==> inputs of v18 <==
==> flow/design.v <==
module count_fifo #(   
    parameter DATA_WIDTH = 8,
    parameter FIFO_DEPTH = 4
) (
    input logic clk,
    input logic rst,
    input logic wr_en,
    input logic rd_en,
    input logic [DATA_WIDTH-1:0] wdata,
    output logic [DATA_WIDTH-1:0] rdata,
    output logic full,
    output logic empty
);
  localparam ADDR_WIDTH = $clog2(FIFO_DEPTH);
  logic [DATA_WIDTH-1:0] fifo_mem[FIFO_DEPTH];
  logic [ADDR_WIDTH-1:0] write_ptr, read_ptr;
  logic [ADDR_WIDTH:0] fifo_count;
  always_ff @(posedge clk) begin
    if (rst) begin
      write_ptr  <= 0;
      read_ptr   <= 0;
      fifo_count <= 0;
    end else begin
      case ({
        wr_en, rd_en
      })
        2'b10:   fifo_count <= fifo_count + 1;
        2'b01:   fifo_count <= fifo_count - 1;
        default: fifo_count <= fifo_count;
      endcase
      if (wr_en && !full) begin
        fifo_mem[write_ptr] <= wdata;
        write_ptr <= write_ptr + 1;
      end
      if (rd_en && !empty) begin
        rdata <= fifo_mem[read_ptr];
        read_ptr <= read_ptr + 1;
      end
    end
  end
  assign full  = (fifo_count == FIFO_DEPTH);
  assign empty = (fifo_count == 0);
endmodule
module le_fifo #(
    parameter DATA_WIDTH = 8,
    parameter FIFO_DEPTH = 4
) (
    input logic clk,
    input logic rst,
    input logic wr_en,
    input logic rd_en,
    input logic [DATA_WIDTH-1:0] wdata,
    output logic [DATA_WIDTH-1:0] rdata,
    output logic full,
    output logic empty
);
  localparam ADDR_WIDTH = $clog2(FIFO_DEPTH);
  logic [DATA_WIDTH-1:0] fifo_mem[FIFO_DEPTH];
  logic [ADDR_WIDTH-1:0] write_ptr, read_ptr;
  always_ff @(posedge clk) begin
    if (rst) begin
      write_ptr <= 0;
      read_ptr  <= 0;
    end else begin
      if (wr_en && !full) begin
        fifo_mem[write_ptr] <= wdata;
        write_ptr <= write_ptr + 1;
      end
      if (rd_en && !empty) begin
        rdata <= fifo_mem[read_ptr];
        read_ptr <= read_ptr + 1;
      end
    end
  end
  assign full  = ((write_ptr + 1'b1) == read_ptr);
  assign empty = (write_ptr == read_ptr);
endmodule
module wbit_fifo #(
    parameter DATA_WIDTH = 8,
    parameter FIFO_DEPTH = 4
) (
    input logic clk,
    input logic rst,
    input logic wr_en,
    input logic rd_en,
    input logic [DATA_WIDTH-1:0] wdata,
    output logic [DATA_WIDTH-1:0] rdata,
    output logic full,
    output logic empty
);
  localparam ADDR_WIDTH = $clog2(FIFO_DEPTH);
  logic [DATA_WIDTH-1:0] fifo_mem[FIFO_DEPTH];
  logic [ADDR_WIDTH:0] write_ptr, read_ptr;
  logic wrap_around;
  always_ff @(posedge clk) begin
    if (rst) begin
      write_ptr <= 0;
      read_ptr  <= 0;
    end else begin
      if (wr_en && !full) begin
        fifo_mem[write_ptr[ADDR_WIDTH-1:0]] <= wdata;
        write_ptr <= write_ptr + 1;
      end
      if (rd_en && !empty) begin
        rdata <= fifo_mem[read_ptr[ADDR_WIDTH-1:0]];
        read_ptr <= read_ptr + 1;
      end
    end
  end
  assign wrap_around = (write_ptr[ADDR_WIDTH] ^ read_ptr[ADDR_WIDTH]);
  assign full = wrap_around & (write_ptr[ADDR_WIDTH-1:0] == read_ptr[ADDR_WIDTH-1:0]);
  assign empty = (write_ptr == read_ptr);
endmodule
module uart_tx #(
    parameter DATA_WIDTH = 8,
    parameter FIFO_DEPTH = 16
) (
    input logic clk_i,
    input logic rst_ni,
    input logic [15:0] baud_div_i,
    input logic tx_we_i,      
    input logic tx_en_i,      
    input logic [DATA_WIDTH-1:0] din_i,  
    output logic empty_o,   
    output logic full_o,    
    output logic tx_bit_o   
);
  localparam COUNTER_WIDTH = $clog2(DATA_WIDTH);
  logic                     rd_en;   
  logic [   DATA_WIDTH-1:0] data;   
  logic [   DATA_WIDTH-1:0] data_q;   
  logic [COUNTER_WIDTH-1:0] bit_counter;   
  logic [             15:0] baud_counter;   
  typedef enum logic [1:0] {
    IDLE,            
    SENDING_START,   
    SENDING_DATA,    
    SENDING_STOP     
  } state_t;
  state_t state, next_state;
  wbit_fifo #(
      .DATA_WIDTH(DATA_WIDTH),
      .FIFO_DEPTH(FIFO_DEPTH)
  ) tx_buffer (
      .clk  (clk_i),
      .rst  (!rst_ni),
      .wr_en(tx_we_i),
      .rd_en(rd_en),
      .wdata(din_i),
      .rdata(data),
      .full (full_o),
      .empty(empty_o)
  );
  always_comb begin
    next_state = state;
    rd_en = 1'b0;   
    unique case (state)
      IDLE: begin
        if (tx_en_i && !empty_o) begin
          rd_en = 1'b1;
          next_state = SENDING_START;
        end
      end
      SENDING_START: begin
        if (baud_counter == baud_div_i - 1) begin
          next_state = SENDING_DATA;
        end
      end
      SENDING_DATA: begin
        if (baud_counter == baud_div_i - 1 && bit_counter == DATA_WIDTH - 1) begin
          next_state = SENDING_STOP;
        end
      end
      SENDING_STOP: begin
        if (baud_counter == baud_div_i - 1) begin
          if (tx_en_i && !empty_o) begin
            rd_en = 1'b1;
            next_state = SENDING_START;
          end else begin
            next_state = IDLE;
          end
        end
      end
    endcase
    case (state)
      IDLE:          tx_bit_o = 1'b1;
      SENDING_START: tx_bit_o = 1'b0;
      SENDING_DATA:  tx_bit_o = data_q[bit_counter];
      SENDING_STOP:  tx_bit_o = 1'b1;
      default:       tx_bit_o = 1'b1;
    endcase
  end
  always_ff @(posedge clk_i or negedge rst_ni) begin
    if (!rst_ni) begin
      state <= IDLE;
      baud_counter <= 0;
      bit_counter <= 0;
      data_q <= '1;
    end else begin
      state <= next_state;
      if (state == IDLE) begin
        baud_counter <= 0;
      end else if (baud_counter == baud_div_i - 1) begin
        baud_counter <= 0;
      end else begin
        baud_counter <= baud_counter + 1;
      end
      if (baud_counter == baud_div_i - 1) begin
        case (state)
          IDLE: begin
            bit_counter <= 0;
          end
          SENDING_START: begin
            bit_counter <= 0;
            data_q <= data;
          end
          SENDING_DATA: begin
            if (bit_counter < DATA_WIDTH - 1) begin
              bit_counter <= bit_counter + 1;
            end
          end
          SENDING_STOP: begin
            bit_counter <= 0;
          end
          default: ;
        endcase
      end
    end
  end
endmodule
module uart_rx #(
    parameter DATA_WIDTH = 8,
    parameter FIFO_DEPTH = 16
) (
    input logic        clk_i,        
    input logic        rst_ni,       
    input logic [15:0] baud_div_i,   
    input logic        rx_re_i,      
    input logic        rx_en_i,      
    input logic        rx_bit_i,     
    output logic [DATA_WIDTH-1:0] dout_o,   
    output logic                  full_o,   
    output logic                  empty_o   
);
  localparam COUNTER_WIDTH = $clog2(DATA_WIDTH + 1);
  logic [   DATA_WIDTH-1:0] rx_data_reg;   
  logic [COUNTER_WIDTH-1:0] bit_counter;   
  logic [             15:0] baud_counter;   
  typedef enum logic [1:0] {
    IDLE,   
    START_BIT,   
    DATA_BITS,   
    STOP_BIT   
  } state_t;
  state_t state, next_state;
  logic mid_tick;
  logic end_tick;
  logic rx_we;
  assign mid_tick = (baud_counter == (baud_div_i >> 1));
  assign end_tick = (baud_counter == baud_div_i);
  wbit_fifo #(
      .DATA_WIDTH(DATA_WIDTH),
      .FIFO_DEPTH(FIFO_DEPTH)
  ) rx_buffer (
      .clk  (clk_i),
      .rst  (!rst_ni),
      .wr_en(rx_we),
      .rd_en(rx_re_i),
      .wdata(rx_data_reg),
      .rdata(dout_o),
      .full (full_o),
      .empty(empty_o)
  );
  assign rx_we = (state == STOP_BIT) && end_tick;
  always_comb begin
    next_state = state;
    unique case (state)
      IDLE: begin
        if (rx_en_i && !rx_bit_i && !full_o) begin
          next_state = START_BIT;
        end
      end
      START_BIT: begin
        if (mid_tick) begin
          if (!rx_bit_i) begin
            next_state = DATA_BITS;
          end else begin
            next_state = IDLE;
          end
        end
      end
      DATA_BITS: begin
        if (mid_tick && bit_counter == DATA_WIDTH - 1) begin
          next_state = STOP_BIT;
        end
      end
      STOP_BIT: begin
        if (mid_tick) begin
          if (rx_bit_i == 1'b1) begin
            next_state = IDLE;
          end
        end
      end
    endcase
  end
  always_ff @(posedge clk_i or negedge rst_ni) begin
    if (!rst_ni) begin
      state    <= IDLE;
      baud_counter <= '0;
      bit_counter <= '0;
      rx_data_reg <= '0;
    end else begin
      state <= next_state;
      if (state == IDLE || end_tick) begin
        baud_counter <= '0;
      end else begin
        baud_counter <= baud_counter + 1'b1;
      end
      if (mid_tick) begin
        if (state == DATA_BITS) begin
          rx_data_reg[bit_counter] <= rx_bit_i;
          if (bit_counter < DATA_WIDTH - 1) begin
            bit_counter <= bit_counter + 1'b1;
          end
        end else if (state == START_BIT) begin
          bit_counter <= '0;
        end
      end
    end
  end
endmodule
module uart #(
    parameter DATA_WIDTH = 8,
    parameter FIFO_DEPTH = 16
) (
    input  logic        clk_i,        
    input  logic        rst_ni,       
    input  logic        stb_i,        
    input  logic [ 1:0] adr_i,        
    input  logic [ 3:0] byte_sel_i,   
    input  logic        we_i,         
    input  logic [31:0] dat_i,        
    output logic [31:0] dat_o,        
    input  logic        uart_rx_i,    
    output logic        uart_tx_o     
);
  logic                                                                                                               [          15:0] baud_div_reg;   
  logic                                                                                                                                tx_en_reg;   
  logic                                                                                                                                rx_en_reg;   
  logic                                                                                                                                tx_full_o;   
  logic                                                                                                                                tx_empty_o;   
  logic                                                                                                                                rx_full_o;   
  logic                                                                                                                                rx_empty_o;   
  logic                                                                                                                                rx_frame_error;   
  logic                                                                                                                                tx_we_o;   
  logic                                                                                                                                rx_re_o;   
  logic                                                                                                               [DATA_WIDTH-1:0] dout_o;   
  logic                                                                                                               [          31:0] rdata;
  logic                                                                                                                                rd_state;
  assign rx_frame_error = 1'b0;
  enum logic [1:0] {UART_BAUD_ADDR = 2'b00, UART_CTRL_ADDR = 2'b01, UART_STATUS_ADDR = 2'b10, UART_DATA_ADDR = 2'b11}                  uart_reg_e;
  uart_tx #(
      .DATA_WIDTH(DATA_WIDTH),
      .FIFO_DEPTH(FIFO_DEPTH)
  ) uart_tx_inst (
      .clk_i     (clk_i),
      .rst_ni    (rst_ni),
      .baud_div_i(baud_div_reg),
      .tx_we_i   (tx_we_o),
      .tx_en_i   (tx_en_reg),
      .din_i     (dat_i[DATA_WIDTH-1:0]),
      .full_o    (tx_full_o),
      .empty_o   (tx_empty_o),
      .tx_bit_o  (uart_tx_o)
  );
  uart_rx #(
      .DATA_WIDTH(DATA_WIDTH),
      .FIFO_DEPTH(FIFO_DEPTH)
  ) uart_rx_inst (
      .clk_i     (clk_i),
      .rst_ni    (rst_ni),
      .baud_div_i(baud_div_reg),
      .rx_re_i   (rx_re_o),
      .rx_en_i   (rx_en_reg),
      .dout_o    (dout_o),
      .full_o    (rx_full_o),
      .empty_o   (rx_empty_o),
      .rx_bit_i  (uart_rx_i)
  );
  always_ff @(posedge clk_i) begin
    if (!rst_ni) begin
      baud_div_reg <= 16'd0;
      tx_en_reg    <= 1'b0;
      rx_en_reg    <= 1'b0;
    end else if (stb_i && we_i) begin
      unique case (adr_i)
        UART_BAUD_ADDR: begin
          if (byte_sel_i[0] || byte_sel_i[1]) baud_div_reg <= dat_i[15:0];
        end
        UART_CTRL_ADDR: begin
          if (byte_sel_i[0]) begin
            tx_en_reg <= dat_i[0];
            rx_en_reg <= dat_i[1];
          end
        end
        default: ;   
      endcase
    end
  end
  always_comb begin
    tx_we_o = 1'b0;
    rx_re_o = 1'b0;
    if (stb_i) begin
      unique case (adr_i)
        UART_DATA_ADDR: begin
          if (we_i) begin
            tx_we_o = ~tx_full_o;
          end else begin
            rx_re_o = ~rx_empty_o;
          end
        end
        default: ;
      endcase
    end
  end
  always_ff @(posedge clk_i) begin
    if (!rst_ni) begin
      rdata <= '0;
      rd_state <= '0;
    end else begin
      rdata <= rdata;
      rd_state <= stb_i && adr_i == UART_DATA_ADDR && !we_i && !rx_empty_o;
      if (stb_i) begin
        unique case (adr_i)
          UART_BAUD_ADDR:   rdata <= {16'b0, baud_div_reg};
          UART_CTRL_ADDR:   rdata <= {29'b0, rx_en_reg, tx_en_reg};
          UART_STATUS_ADDR: rdata <= {27'b0, rx_frame_error, rx_empty_o, rx_full_o, tx_empty_o, tx_full_o};
          default:          rdata <= '0;
        endcase
      end
    end
  end
  assign dat_o = rd_state ? {{(32 - DATA_WIDTH) {1'b0}}, dout_o} : rdata;
endmodule
==> flow/run.sh <==
#!/bin/bash
# the make line also repeats each setting of config.mk as NAME=value (left out here)
make -C /OpenROAD-flow-scripts/flow DESIGN_CONFIG=/design/flow/config.mk WORK_HOME=/design/flow/orfs CLKGATE_MAP_FILE= finish
==> flow/config.mk <==
export PLATFORM = sky130hd
export DESIGN_NAME = uart
export DESIGN_NICKNAME = uart
export VERILOG_FILES = /design/flow/design.v
export SDC_FILE = /design/flow/constraint.sdc
export NUM_CORES = 4
export LEC_CHECK = 0
export ABC_AREA = 1
export CAP_MARGIN = 0
export CORE_MARGIN = 2
export CORE_UTILIZATION = 72
export CTS_CLUSTER_DIAMETER = 53
export CTS_CLUSTER_SIZE = 13
export GPL_ROUTABILITY_DRIVEN = 0
export PLACE_DENSITY = 0.4
export SETUP_SLACK_MARGIN = 0.34
export SLEW_MARGIN = 20
==> flow/constraint.sdc <==
create_clock -name core_clock -period 2.57 [get_ports {clk_i}]
set_input_delay 0.5140 -clock core_clock [delete_from_list [all_inputs] [get_ports {clk_i}]]
set_output_delay 0.5140 -clock core_clock [all_outputs]
set_load 0.01 [all_outputs]
==> v3 (differences from v18) <==
Settings changed: CAP_MARGIN 0 to 20, CTS_CLUSTER_DIAMETER 53 to 55, CTS_CLUSTER_SIZE 13 to 21, GPL_ROUTABILITY_DRIVEN 0 to not set, PLACE_DENSITY 0.4 to not set, PLACE_DENSITY_LB_ADDON set to 0.24, SETUP_SLACK_MARGIN 0.34 to 0.63.
==> qor summary <==
item	v18	v3
Result of the run	finished clean	complete, but fails checks
Reasons for failing layout checks	-	setup timing
Placement Setup Slack	0.0196 ns	-0.0356 ns
Critical Path Max Stage Delay	0.44 ns	0.45 ns
Worst setup path startpoint	uart_rx_inst.baud_counter[6]	uart_tx_inst.baud_counter[5]
Power drawn by the sequential cells	7620 uW	7670 uW
Placed cell count	2073	2052
R2R Path Start	uart_rx_inst.baud_counter[6]	uart_tx_inst.baud_counter[5]
Met3 WL post-DR	4.13 mm	7.42 mm
Total cell area at the placement stage	18800 um2	18800 um2
Post-layout util	0.865	0.881
Number of clock buffers in the layout	57	34
Post-route setup slack	0.200 ns	-0.538 ns
Worst-case headroom to the max-slew limit	0.507	0.486
Maximum number of pins on one net before global-route repair	95	68

========
==> job 5121: inputs <==
RTL: the design.v shown in full above, as it stands there.
Settings: LEC_CHECK=0, ABC_AREA=1, CAP_MARGIN=20, CORE_MARGIN=2, CORE_UTILIZATION=72, CTS_CLUSTER_SIZE=14, PLACE_DENSITY_LB_ADDON=0.05, SETUP_SLACK_MARGIN=0.74, SLEW_MARGIN=20; clock period 2.57 ns.
run.sh (not shown) runs the stock make flow with config.mk's settings and CLKGATE_MAP_FILE=.
==> job 6360 (differences from job 5121) <==
CAP_MARGIN = 0   (was 20)
CTS_CLUSTER_DIAMETER = 366   (was default)
CTS_CLUSTER_SIZE = 13   (was 14)
MIN_ROUTING_LAYER = met1   (was default)
PLACE_DENSITY_LB_ADDON = 0.07   (was 0.05)
SETUP_SLACK_MARGIN = 0.27   (was 0.74)
SLEW_MARGIN = 25   (was 20)
==> qor summary <==
	job 5121	job 6360
Outcome	complete, but fails checks	complete, no violations
Reasons for failing layout checks	negative setup slack	-
Post-Route M1 WL	19.07 mm	16.45 mm
Internal power	0.01140 W	0.01048 W
Multi-input combinational cell count	1100	1098
CP max-delay cell	sky130_fd_sc_hd__dfxtp_4	sky130_fd_sc_hd__dfrtp_1
Top layer reached by signal wires	met5	met4
Layout non-clock buf frac	9.834%	6.639%
Tally of non-filler cells in the final layout	2224	2164
Cycle use final	100.3%	93.63%
Post-CTS sizing	201	35
Maximum cell stage delay along the critical path	0.35 ns	0.44 ns
Net count reported at finish	1932	1876
Combinational power share	16.3%	13.5%
Net Sw Frac	28.83%	27.21%
Multi-input combinational area share	31.93%	30.45%
Max-Slew Margin vs Limit	47.34%	46.46%
No activity file was given, so power comes from the tool's default toggle rates.
